// mac
module mac(
input clk, 
input rstn, 
input vld_i, 
input [215:0] win, 
input [215:0] din,
output[ 20:0] acc_o, 
output        vld_o
);
wire[15:0] y00;
wire[15:0] y01;
wire[15:0] y02;
wire[15:0] y03;
wire[15:0] y04;
wire[15:0] y05;
wire[15:0] y06;
wire[15:0] y07;
wire[15:0] y08;
wire[15:0] y09;
wire[15:0] y10;
wire[15:0] y11;
wire[15:0] y12;
wire[15:0] y13;
wire[15:0] y14;
wire[15:0] y15;
wire[15:0] y16;
wire[15:0] y17;
wire[15:0] y18;
wire[15:0] y19;
wire[15:0] y20;
wire[15:0] y21;
wire[15:0] y22;
wire[15:0] y23;
wire[15:0] y24;
wire[15:0] y25;
wire[15:0] y26;
reg vld_i_d0, vld_i_d1, vld_i_d2, vld_i_d3, vld_i_d4;
mul u_mul_00(.clk(clk), .w(win[  7:  0]),.x(din[  7:  0]),.y(y00));
mul u_mul_01(.clk(clk), .w(win[ 15:  8]),.x(din[ 15:  8]),.y(y01));
mul u_mul_02(.clk(clk), .w(win[ 23: 16]),.x(din[ 23: 16]),.y(y02));
mul u_mul_03(.clk(clk), .w(win[ 31: 24]),.x(din[ 31: 24]),.y(y03));
mul u_mul_04(.clk(clk), .w(win[ 39: 32]),.x(din[ 39: 32]),.y(y04));
mul u_mul_05(.clk(clk), .w(win[ 47: 40]),.x(din[ 47: 40]),.y(y05));
mul u_mul_06(.clk(clk), .w(win[ 55: 48]),.x(din[ 55: 48]),.y(y06));
mul u_mul_07(.clk(clk), .w(win[ 63: 56]),.x(din[ 63: 56]),.y(y07));
mul u_mul_08(.clk(clk), .w(win[ 71: 64]),.x(din[ 71: 64]),.y(y08));
mul u_mul_09(.clk(clk), .w(win[ 79: 72]),.x(din[ 79: 72]),.y(y09));
mul u_mul_10(.clk(clk), .w(win[ 87: 80]),.x(din[ 87: 80]),.y(y10));
mul u_mul_11(.clk(clk), .w(win[ 95: 88]),.x(din[ 95: 88]),.y(y11));
mul u_mul_12(.clk(clk), .w(win[103: 96]),.x(din[103: 96]),.y(y12));
mul u_mul_13(.clk(clk), .w(win[111:104]),.x(din[111:104]),.y(y13));
mul u_mul_14(.clk(clk), .w(win[119:112]),.x(din[119:112]),.y(y14));
mul u_mul_15(.clk(clk), .w(win[127:120]),.x(din[127:120]),.y(y15));
mul u_mul_16(.clk(clk), .w(win[135:128]),.x(din[135:128]),.y(y16));
mul u_mul_17(.clk(clk), .w(win[143:136]),.x(din[143:136]),.y(y17));
mul u_mul_18(.clk(clk), .w(win[151:144]),.x(din[151:144]),.y(y18));
mul u_mul_19(.clk(clk), .w(win[159:152]),.x(din[159:152]),.y(y19));
mul u_mul_20(.clk(clk), .w(win[167:160]),.x(din[167:160]),.y(y20));
mul u_mul_21(.clk(clk), .w(win[175:168]),.x(din[175:168]),.y(y21));
mul u_mul_22(.clk(clk), .w(win[183:176]),.x(din[183:176]),.y(y22));
mul u_mul_23(.clk(clk), .w(win[191:184]),.x(din[191:184]),.y(y23));
mul u_mul_24(.clk(clk), .w(win[199:192]),.x(din[199:192]),.y(y24));
  ...
Size: about 16000 cells after synthesis.
clock: 4.89 ns
lec_check: 0
cap_margin: 20
cell_pad_in_sites_global_placement: 0
core_margin: 2
core_utilization: 72
cts_cluster_diameter: 51
gpl_routability_driven: 1
min_routing_layer: met1
place_density_lb_addon: 0.28
slew_margin: 0
run.sh (not shown) runs the stock make flow with config.mk's settings and CLKGATE_MAP_FILE=.
The baseline reached the layout checks and failed them: setup timing.
Next try:
CTS_CLUSTER_SIZE = 46   (was default)
PLACE_DENSITY = 0.68   (was default)
PLACE_DENSITY_LB_ADDON = default   (was 0.28)
clock period = 4.85 ns   (was 4.89 ns; I/O delays follow)
The new run ran to the end with violations: setup timing.
Clock skew is lower by 0.011 ns.
Via count is lower by 5.5%.
Wire length is lower by 13%.
Worst setup slack improves by 0.065 ns.
Global-route usage is lower by 2.6 points.
Synthesized area is unchanged.
Sequential share of layout area is higher by 0.19 points.
Next try:
CELL_PAD_IN_SITES_GLOBAL_PLACEMENT = default   (was 0)
CORE_UTILIZATION = 62   (was 72)
CTS_CLUSTER_DIAMETER = default   (was 51)
CTS_CLUSTER_SIZE = 95   (was 46)
GPL_ROUTABILITY_DRIVEN = default   (was 1)
MIN_ROUTING_LAYER = default   (was met1)
PLACE_DENSITY = default   (was 0.68)
SLEW_MARGIN = 20   (was 0)
clock period = 4.23 ns   (was 4.85 ns; I/O delays follow)
After rerunning: The new run reached the layout checks and failed them: setup timing. Wire length went down by 1.9%. Register-to-register slack is worse by 0.48 ns. Global-route usage went down by 4.2 points. Synthesized area stays the same. Hold slack is better by 0.18 ns. Count of clock-buffer cells in the layout went up by 145.
Next try:
CORE_UTILIZATION = 40   (was 62)
CTS_CLUSTER_SIZE = default   (was 95)
clock period = 5.52 ns   (was 4.23 ns; I/O delays follow)
Outcome: With this change the flow passed the timing, DRC and antenna checks. Flip-flop count stays the same. Synthesized area does not change. Setup slack is better by 0.98 ns. Via count decreases by 7.1%.
Next try:
CORE_UTILIZATION = 68   (was 40)
clock period = 6.0 ns   (was 5.52 ns; I/O delays follow)
=> The changed run finished with timing, DRC and antenna clean. Cell count goes down by 11%. Die area goes down by 41%. Final area goes down by 2.2%. Core utilization goes up by 30 points. Register-to-register slack gains 0.16 ns. Global-route usage goes up by 12 points. Setup slack gains 0.16 ns. Fmax goes down by 5.8%. Clock skew goes up by 0.019 ns.
Next try:
CORE_UTILIZATION = 24   (was 68)
clock period = 5.52 ns   (was 6.0 ns; I/O delays follow)
Non-clock buffer count rises by 56.
Core utilization falls by 48 points.
Maximum frequency rises by 3.7%.
Die area rises to 2.8 times its value.
Setup slack got worse by 0.28 ns.
Via count falls by 1.9%.
Cell area rises by 5.4%.


mac again, from the RTL that the note above started with.
Settings: LEC_CHECK=0, CAP_MARGIN=20, CORE_MARGIN=2, CORE_UTILIZATION=72, PLACE_DENSITY_LB_ADDON=0.01, SLEW_MARGIN=20; clock period 4.29 ns.
The starting point completed and failed the layout checks on setup timing.
Change:
CORE_UTILIZATION = 66   (was 72)
PLACE_DENSITY_LB_ADDON = unset   (was 0.01)
SETUP_SLACK_MARGIN = 1.23   (was unset)
clock period = 5.1 ns   (was 4.29 ns; I/O delays follow)
=> With this change the flow finished with timing, DRC and antenna clean. Hold slack degrades by 0.079 ns. Global-route usage decreases by 5.0 points. Design area goes down by 5.9%. Routed wire length falls by 13%.
Change:
CAP_MARGIN = 10   (was 20)
CORE_UTILIZATION = 72   (was 66)
CTS_CLUSTER_DIAMETER = 25   (was unset)
CTS_CLUSTER_SIZE = 43   (was unset)
SETUP_SLACK_MARGIN = 1.22   (was 1.23)
clock period = 4.83 ns   (was 5.1 ns; I/O delays follow)
=> The changed run produced a layout that fails on setup timing. Die size went down by 8.3%. Global-route usage went up by 9.2 points. Utilization went up by 13 points. Routed wire length went up by 36%. Hold slack gets worse by 0.21 ns. Sequential share of layout area went down by 2.1 points. Via count went up by 15%. Count of clock-buffer cells in the layout went up by 284.


mac again, from the RTL that the note above started with.
clock: 3.78 ns
lec_check: 0
abc_area: 1
cap_margin: 20
cell_pad_in_sites_global_placement: 0
core_margin: 2
core_utilization: 68
cts_cluster_diameter: 51
cts_cluster_size: 41
gpl_routability_driven: 1
hold_slack_margin: 0.16
min_routing_layer: met1
place_density_lb_addon: 0.01
setup_slack_margin: -0.14
slew_margin: 0
The first run finished with negative setup slack left.
Next try:
==> flow/config.mk (replaced) <==
export PLATFORM = sky130hd
export DESIGN_NAME = mac
export DESIGN_NICKNAME = mac
export VERILOG_FILES = /design/flow/design.v
export SDC_FILE = /design/flow/constraint.sdc
export NUM_CORES = 4
export LEC_CHECK = 0
export ABC_AREA = 1
export CAP_MARGIN = 20
export CORE_MARGIN = 2
export CORE_UTILIZATION = 72
export CTS_CLUSTER_DIAMETER = 201
export PLACE_DENSITY_LB_ADDON = 0.01
export SLEW_MARGIN = 20
export TNS_END_PERCENT = 5
==> flow/constraint.sdc (replaced) <==
create_clock -name core_clock -period 4.29 [get_ports {clk}]
set_input_delay 0.8580 -clock core_clock [delete_from_list [all_inputs] [get_ports {clk}]]
set_output_delay 0.8580 -clock core_clock [all_outputs]
set_load 0.01 [all_outputs]
Result:
- The changed run finished but failed the layout checks on negative setup slack
- die area is lower by about 5.5%
- cell area falls by about 4.4%
- core utilization goes up by 0.94 points
Next try:
==> flow/config.mk (replaced) <==
export PLATFORM = sky130hd
export DESIGN_NAME = mac
export DESIGN_NICKNAME = mac
export VERILOG_FILES = /design/flow/design.v
export SDC_FILE = /design/flow/constraint.sdc
export NUM_CORES = 4
export LEC_CHECK = 0
export CAP_MARGIN = 15
export CORE_MARGIN = 2
export CORE_UTILIZATION = 72
export CTS_CLUSTER_DIAMETER = 28
export SETUP_SLACK_MARGIN = 1.23
export SLEW_MARGIN = 20
==> flow/constraint.sdc (replaced) <==
create_clock -name core_clock -period 5.1 [get_ports {clk}]
set_input_delay 1.0200 -clock core_clock [delete_from_list [all_inputs] [get_ports {clk}]]
set_output_delay 1.0200 -clock core_clock [all_outputs]
set_load 0.01 [all_outputs]
The new run finished with negative setup slack left.
Worst setup slack is better by 0.59 ns.
Wire length came out higher by 0.65%.
Sequential share of layout area came out higher by 1.4 points.
Sequential cell count does not change.
Synthesized area falls by 5.2%.
Die area shrinks by 5.1%.
Synthesized cell count drops by 20%.
Utilization went up by 0.82 points.
Final area shrinks by 4.4%.
Next try:
--- a/flow/config.mk
+++ b/flow/config.mk
@@ -7,7 +7,6 @@
 export LEC_CHECK = 0
-export CAP_MARGIN = 15
+export CAP_MARGIN = 20
 export CORE_MARGIN = 2
-export CORE_UTILIZATION = 72
-export CTS_CLUSTER_DIAMETER = 28
-export SETUP_SLACK_MARGIN = 1.23
+export CORE_UTILIZATION = 66
+export SETUP_SLACK_MARGIN = 0.85
 export SLEW_MARGIN = 20
==> flow/constraint.sdc (replaced) <==
create_clock -name core_clock -period 5.09 [get_ports {clk}]
set_input_delay 1.0180 -clock core_clock [delete_from_list [all_inputs] [get_ports {clk}]]
set_output_delay 1.0180 -clock core_clock [all_outputs]
set_load 0.01 [all_outputs]
=>
- Now the flow produced a clean layout
- utilization falls by 10 points
- clock-buffer cell count fell by 127
Next try:
--- a/flow/config.mk
+++ b/flow/config.mk
@@ -9,3 +9,5 @@
 export CORE_MARGIN = 2
-export CORE_UTILIZATION = 66
+export CORE_UTILIZATION = 72
+export CTS_CLUSTER_SIZE = 14
+export PLACE_DENSITY_LB_ADDON = 0.2
 export SETUP_SLACK_MARGIN = 0.85
Now the flow finished but failed the layout checks on negative setup slack.
Synthesized area stays the same.
Sequential share of layout area grows by 0.13 points.
First-iteration DRC count climbs by 2.3%.
Die area came out lower by about 8%.
Next try:
--- a/flow/config.mk
+++ b/flow/config.mk
@@ -8,7 +8,7 @@
 export CAP_MARGIN = 20
+export CELL_PAD_IN_SITES_DETAIL_PLACEMENT = 2
 export CORE_MARGIN = 2
-export CORE_UTILIZATION = 72
-export CTS_CLUSTER_SIZE = 14
-export PLACE_DENSITY_LB_ADDON = 0.2
-export SETUP_SLACK_MARGIN = 0.85
+export CORE_UTILIZATION = 52
+export MAX_ROUTING_LAYER = met4
+export SETUP_SLACK_MARGIN = 0.41
 export SLEW_MARGIN = 20
==> flow/constraint.sdc (replaced) <==
create_clock -name core_clock -period 3.99 [get_ports {clk}]
set_input_delay 0.7980 -clock core_clock [delete_from_list [all_inputs] [get_ports {clk}]]
set_output_delay 0.7980 -clock core_clock [all_outputs]
set_load 0.01 [all_outputs]
Outcome: With this change the flow did not get past 3_5_place_dp. Die area went up by well over a third. Synthesized area is unchanged. Synthesized cell count does not change.


mac again, from the RTL that the note above started with.
Settings: LEC_CHECK=0, ABC_AREA=1, CAP_MARGIN=35, CELL_PAD_IN_SITES_DETAIL_PLACEMENT=2, CELL_PAD_IN_SITES_GLOBAL_PLACEMENT=1, CORE_MARGIN=7, CORE_UTILIZATION=40, GPL_TIMING_DRIVEN=0, MAX_ROUTING_LAYER=met4, PLACE_DENSITY_LB_ADDON=0.09, SLEW_MARGIN=20, TNS_END_PERCENT=25; clock period 6.0 ns.
Change:
- ABC_AREA: 1 -> default
- CAP_MARGIN: 35 -> 15
- CELL_PAD_IN_SITES_GLOBAL_PLACEMENT: 1 -> default
- CORE_MARGIN: 7 -> 2
- CORE_UTILIZATION: 40 -> 52
- GPL_ROUTABILITY_DRIVEN: default -> 0
- GPL_TIMING_DRIVEN: 0 -> default
- PLACE_DENSITY_LB_ADDON: 0.09 -> default
- SETUP_SLACK_MARGIN: default -> 0.41
- TNS_END_PERCENT: 25 -> default
- clock period: 6.0 -> 3.99 ns (I/O delays scaled with it)
Result:
- This time the run aborted during detailed placement (DPL-0033)
- area after synthesis is lower by 5.2%
- synthesized cell count is lower by 20%
- die size decreases by 29%
Change:
- CAP_MARGIN: 15 -> 20
- CELL_PAD_IN_SITES_DETAIL_PLACEMENT: 2 -> default
- CORE_UTILIZATION: 52 -> 72
- GPL_ROUTABILITY_DRIVEN: 0 -> default
- MAX_ROUTING_LAYER: met4 -> default
- SETUP_SLACK_MARGIN: 0.41 -> default
- TNS_END_PERCENT: default -> 10
- clock period: 3.99 -> 4.43 ns (I/O delays scaled with it)
=>
- The new run completed, yet does not pass: hold timing, setup timing
- synthesized cell count does not change
- synthesized area stays the same
- die area decreases by 28%
Change:
- CAP_MARGIN: 20 -> 10
- CTS_CLUSTER_DIAMETER: default -> 29
- CTS_CLUSTER_SIZE: default -> 43
- SETUP_SLACK_MARGIN: default -> -0.37
- TNS_END_PERCENT: 10 -> default
- clock period: 4.43 -> 4.56 ns (I/O delays scaled with it)
Result:
- Now the flow completed and failed the layout checks on setup timing
- clock-buffer cell count grows by 112
- synthesized area stays the same
- worst hold slack improved by 310 ps
- wire length grows by 6.2%
- clock skew hardly moves
- utilization rose by 2.2 points
Change:
- CAP_MARGIN: 10 -> 20
- CORE_UTILIZATION: 72 -> 40
- CTS_CLUSTER_DIAMETER: 29 -> default
- CTS_CLUSTER_SIZE: 43 -> default
- SETUP_SLACK_MARGIN: -0.37 -> default
- clock period: 4.56 -> 6.0 ns (I/O delays scaled with it)
- The changed run passed the timing, DRC and antenna checks
- final cell count went up by 4.3%
- area after synthesis is unchanged
- setup slack is better by 1200 ps
- core utilization shrinks by 43 points
- global-route usage goes down by 17 points
- die size goes up by 79%
- first-iteration DRC count is lower by 35%
- non-clock buffer count drops by 1333
Change:
- ABC_AREA: default -> 1
- CAP_MARGIN: 20 -> 5
- CELL_PAD_IN_SITES_DETAIL_PLACEMENT: default -> 2
- CORE_MARGIN: 2 -> 5
- MAX_ROUTING_LAYER: default -> met4
- TNS_END_PERCENT: default -> 25
- The changed run ended with an error in global routing
- die size grows by 7.3%
- synthesized cell count grows by 24%
- area after synthesis grows by 5.4%
